==> run M <==
==> flow/design.v <==
module InputProcessor (
    input clk,               
    input [2:0] switches,    
    input confirm_key1,       
input confirm_key2,
    input reset_key,       
    output reg [2:0] column, 
    output reg confirm1,       
output reg confirm2,
    output reg reset        
);
    always @(posedge clk) begin
        column <= switches; 
    end
    always @(posedge clk) begin
        confirm1 <= !confirm_key1; 
	confirm2 <= !confirm_key2;
        reset <= !reset_key;      
    end
endmodule
module gameLogic(
    input clk,
    input reset,
    input [2:0] column,
    input player,
    input confirm_move,
    output reg [1:0] win,
    output reg [1:0] winner
);
    reg [83:0] grid;
    reg [83:0] grid_next;
    reg token_placed;
    reg confirm_prev;
    reg [1:0] win_next;
    wire [1:0] token = player ? 2'b01 : 2'b10;
    wire place = confirm_move && !confirm_prev;
    integer i, j;
function automatic [1:0] checkWin(input [83:0] g, input [1:0] playerToken);
    integer col, row, count, i;
begin
    checkWin = 2'b00;
    for (row = 0; row < 6; row = row + 1) begin
        count = 0;
        for (col = 0; col < 7; col = col + 1) begin
            if (g[(col*6+row)*2 +: 2] == playerToken) begin
                count = count + 1;
                if (count == 4) begin
                    checkWin = 2'b01;
                end
            end else count = 0;
        end
    end
    for (col = 0; col < 7; col = col + 1) begin
        count = 0;
        for (row = 0; row < 6; row = row + 1) begin
            if (g[(col*6+row)*2 +: 2] == playerToken) begin
                count = count + 1;
                if (count == 4) begin
                    checkWin = 2'b01;
                end
            end else count = 0;
        end
    end
    for (row = 0; row < 3; row = row + 1) begin
        for (col = 0; col < 4; col = col + 1) begin
            count = 0;
            for (i = 0; i < 4; i = i + 1) begin
                if (g[((col+i)*6+(row+i))*2 +: 2] == playerToken) begin
                    count = count + 1;
                    if (count == 4) begin
                        checkWin = 2'b01;
                    end
                end else count = 0;
            end
        end
    end
    for (row = 3; row < 6; row = row + 1) begin
        for (col = 0; col < 4; col = col + 1) begin
            count = 0;
            for (i = 0; i < 4; i = i + 1) begin
                if (g[((col+i)*6+(row-i))*2 +: 2] == playerToken) begin
                    count = count + 1;
                    if (count == 4) begin
                        checkWin = 2'b01;
                    end
                end else count = 0;
            end
        end
    end
end
endfunction
    always @* begin
        grid_next = grid;
        token_placed = 0;
        for (i = 0; i < 7; i = i + 1) begin
            if (column == i) begin
                for (j = 0; j < 6; j = j + 1) begin
                    if (!token_placed && grid[(i*6+j)*2 +: 2] == 2'b00) begin
                        grid_next[(i*6+j)*2 +: 2] = token;
                        token_placed = 1;
                    end
                end
            end
        end
        win_next = checkWin(grid_next, token);
    end
    always @(posedge clk) begin
        confirm_prev <= confirm_move;
    end
    always @(posedge clk or posedge reset) begin
        if (reset) begin
            grid <= 84'd0;
            win <= 2'b00;
            winner <= 2'b00;
        end else if (place && token_placed) begin
            grid <= grid_next;
            win <= win_next;
            winner <= win_next[0] ? token : 2'b00;
        end
    end
endmodule
module control(
    input clk,                 
    input reset,               
    input [2:0] column_select, 
    input confirm_move1,
    input confirm_move2,       
    output reg [1:0] current_player, 
    output reg game_over,      
	 output [1:0] winner
);
    parameter IDLE_STATE = 3'b000,
              PLAYER1_TURN = 3'b001,
              PLAYER2_TURN = 3'b010,
              CHECK_MOVE = 3'b011,
				  win_state = 3'b100;
    reg [2:0] state; 
wire confirm_move = (current_player==2'b01)?confirm_move1:confirm_move2;
    wire [1:0]win;
    gameLogic game_logic(
        .clk(clk),
        .reset(reset),
        .column(column_select),
        .player(current_player == 2'b01), 
        .confirm_move(confirm_move),
        .win(win),
		  .winner(winner)
    );
    always @(posedge clk or posedge reset) begin
        if (reset) begin
            state <= IDLE_STATE;
            current_player <= 2'b01;  
            game_over <= 0;
        end
        else begin
            case (state)
                IDLE_STATE: begin
                    if (confirm_move) begin
                        state <= CHECK_MOVE;
                    end
                end
                PLAYER1_TURN: begin
                    if (confirm_move) begin
                        state <= CHECK_MOVE;
                    end
                end
                PLAYER2_TURN: begin
                    if (confirm_move) begin
                        state <= CHECK_MOVE;
                    end
                end
                CHECK_MOVE: begin
                    if (win) begin
                        state <= win_state; 
                    end else begin
                        current_player <= (current_player == 2'b01) ? 2'b10 : 2'b01;
                        state <= (current_player == 2'b01) ? PLAYER1_TURN : PLAYER2_TURN;
                    end
                end
					 win_state: begin
					 game_over <= 1; 
					 end
                default: state <= IDLE_STATE;
            endcase
        end
    end
endmodule
module TopLevelModule(
    input clk,                    
    input [2:0] switches,        
    input confirm_key1,   
input confirm_key2,     
    input reset_key,            
    output [1:0] player_led,     
    output [1:0] winner_led           
);
    wire [2:0] column_select;
    wire confirm_move1;
wire confirm_move2;
    wire reset_game;
    wire [1:0] current_player;
    wire game_over;
    InputProcessor input_proc(
        .clk(clk),
        .switches(switches),
        .confirm_key1(confirm_key1),
        .confirm_key2(confirm_key2),
        .reset_key(reset_key),
        .column(column_select),
        .confirm1(confirm_move1),
.confirm2(confirm_move2),
        .reset(reset_game)
    );
    control control_unit(
        .clk(clk),
        .reset(reset_game),
        .column_select(column_select),
        .confirm_move1(confirm_move1),
        .confirm_move2(confirm_move2),
        .current_player(current_player),
        .game_over(game_over), .winner(winner_led)
    );
    assign player_led = current_player;
endmodule
==> flow/run.sh <==
#!/bin/bash
# the make line also repeats each setting of config.mk as NAME=value (left out here)
make -C /OpenROAD-flow-scripts/flow DESIGN_CONFIG=/design/flow/config.mk WORK_HOME=/design/flow/orfs CLKGATE_MAP_FILE= finish
==> flow/config.mk <==
export PLATFORM = sky130hd
export DESIGN_NAME = TopLevelModule
export DESIGN_NICKNAME = TopLevelModule
export VERILOG_FILES = /design/flow/design.v
export SDC_FILE = /design/flow/constraint.sdc
export NUM_CORES = 4
export LEC_CHECK = 0
export ABC_AREA = 1
export CAP_MARGIN = 20
export CELL_PAD_IN_SITES_DETAIL_PLACEMENT = 2
export CORE_ASPECT_RATIO = 1.48
export CORE_MARGIN = 2
export CORE_UTILIZATION = 40
export CTS_CLUSTER_SIZE = 10
export GPL_TIMING_DRIVEN = 1
export MAX_ROUTING_LAYER = met4
export MIN_ROUTING_LAYER = met2
export SLEW_MARGIN = 20
export TNS_END_PERCENT = 80
==> flow/constraint.sdc <==
create_clock -name core_clock -period 3.17 [get_ports {clk}]
set_input_delay 0.6340 -clock core_clock [delete_from_list [all_inputs] [get_ports {clk}]]
set_output_delay 0.6340 -clock core_clock [all_outputs]
set_load 0.01 [all_outputs]
==> run A (differences from run M) <==
==> flow/config.mk (replaced) <==
export PLATFORM = sky130hd
export DESIGN_NAME = TopLevelModule
export DESIGN_NICKNAME = TopLevelModule
export VERILOG_FILES = /design/flow/design.v
export SDC_FILE = /design/flow/constraint.sdc
export NUM_CORES = 4
export LEC_CHECK = 0
export ABC_AREA = 1
export CAP_MARGIN = 20
export CORE_MARGIN = 2
export CORE_UTILIZATION = 72
export CTS_CLUSTER_SIZE = 73
export PLACE_DENSITY = 0.66
export SLEW_MARGIN = 20
==> flow/constraint.sdc (replaced) <==
create_clock -name core_clock -period 4.56 [get_ports {clk}]
set_input_delay 0.9120 -clock core_clock [delete_from_list [all_inputs] [get_ports {clk}]]
set_output_delay 0.9120 -clock core_clock [all_outputs]
set_load 0.01 [all_outputs]
==> run C (differences from run M) <==
==> flow/config.mk (replaced) <==
export PLATFORM = sky130hd
export DESIGN_NAME = TopLevelModule
export DESIGN_NICKNAME = TopLevelModule
export VERILOG_FILES = /design/flow/design.v
export SDC_FILE = /design/flow/constraint.sdc
export NUM_CORES = 4
export LEC_CHECK = 0
export CAP_MARGIN = 20
export CELL_PAD_IN_SITES_DETAIL_PLACEMENT = 0
export CORE_MARGIN = 2
export CORE_UTILIZATION = 40
export GPL_TIMING_DRIVEN = 0
export SLEW_MARGIN = 20
export TNS_END_PERCENT = 80
==> flow/constraint.sdc (replaced) <==
create_clock -name core_clock -period 6.97 [get_ports {clk}]
set_input_delay 1.3940 -clock core_clock [delete_from_list [all_inputs] [get_ports {clk}]]
set_output_delay 1.3940 -clock core_clock [all_outputs]
set_load 0.01 [all_outputs]
==> run X (differences from run M) <==
==> flow/config.mk (replaced) <==
export PLATFORM = sky130hd
export DESIGN_NAME = TopLevelModule
export DESIGN_NICKNAME = TopLevelModule
export VERILOG_FILES = /design/flow/design.v
export SDC_FILE = /design/flow/constraint.sdc
export NUM_CORES = 4
export LEC_CHECK = 0
export CAP_MARGIN = 20
export CORE_MARGIN = 2
export CORE_UTILIZATION = 40
export SLEW_MARGIN = 20
==> flow/constraint.sdc (replaced) <==
create_clock -name core_clock -period 5.73 [get_ports {clk}]
set_input_delay 1.1460 -clock core_clock [delete_from_list [all_inputs] [get_ports {clk}]]
set_output_delay 1.1460 -clock core_clock [all_outputs]
set_load 0.01 [all_outputs]
==> results <==
metric                                                                   run A        run X        run C                              run M
Synth unique cells                                                          57           90           90                                 57
Number of setup buffers added after CTS                                      0            0            0                                  -
Top routing layer in use                                                  met4         met4         met4                                  -
Number of filler instances in the final layout                             754        1,852        1,828                                  -
Run status                                            finished with violations  timing/DRC/antenna clean  timing/DRC/antenna clean          aborted with a tool error
Stage where the flow stopped                                                 -            -            -  detailed placement (3_5_place_dp)
Reasons for failing layout checks                                 setup timing            -            -                                  -
Height of the die                                                       108 µm       143 µm       143 µm                             173 µm
Combined area of the multi-input logic cells                       0.00445 mm²  0.00488 mm²  0.00487 mm²                                  -
Sequential share of power                                                0.242        0.240        0.237                                  -
Pin count of the biggest net entering global routing                        57           51           62                                  -
TritonCTS buffer count                                                       9            9            9                                  -
R2R setup slack                                                       -0.03 ns      0.68 ns      0.62 ns                                  -
Sequential group power                                                  950 µW       916 µW       745 µW                                  -
Placed wire-length estimate after detailed placement                   14.9 mm      19.2 mm      19.3 mm                                  -
Yosys Chip Area                                                    0.00776 mm²  0.00771 mm²  0.00771 mm²                        0.00776 mm²
Register area                                                      0.00247 mm²  0.00247 mm²  0.00247 mm²                                  -
Number of diodes                                                             0            0            0                                  -
Non-clock buffer count                                                      51           36           43                                  -
Total negative slack for setup checks                               -0.0730 ns         0 ns         0 ns                                  -
Share of cell area taken by multi-input logic gates                      0.523        0.576        0.574                                  -
Post-route DRC                                                               0            0            0                                  -
CTS tree                                                                   yes          yes          yes                                  -
Global Route met3 Usage                                                 0.0575       0.0563       0.0503                                  -
Data arrival time of the worst path                                    4.87 ns      5.27 ns      6.56 ns                                  -
Number of cells in the design after placement                            1,273        1,146        1,153                                  -
Proportion of power drawn by the clock network                           0.138        0.162        0.165                                  -
Power figures rest on the tool's default switching activity, not on a simulated workload.
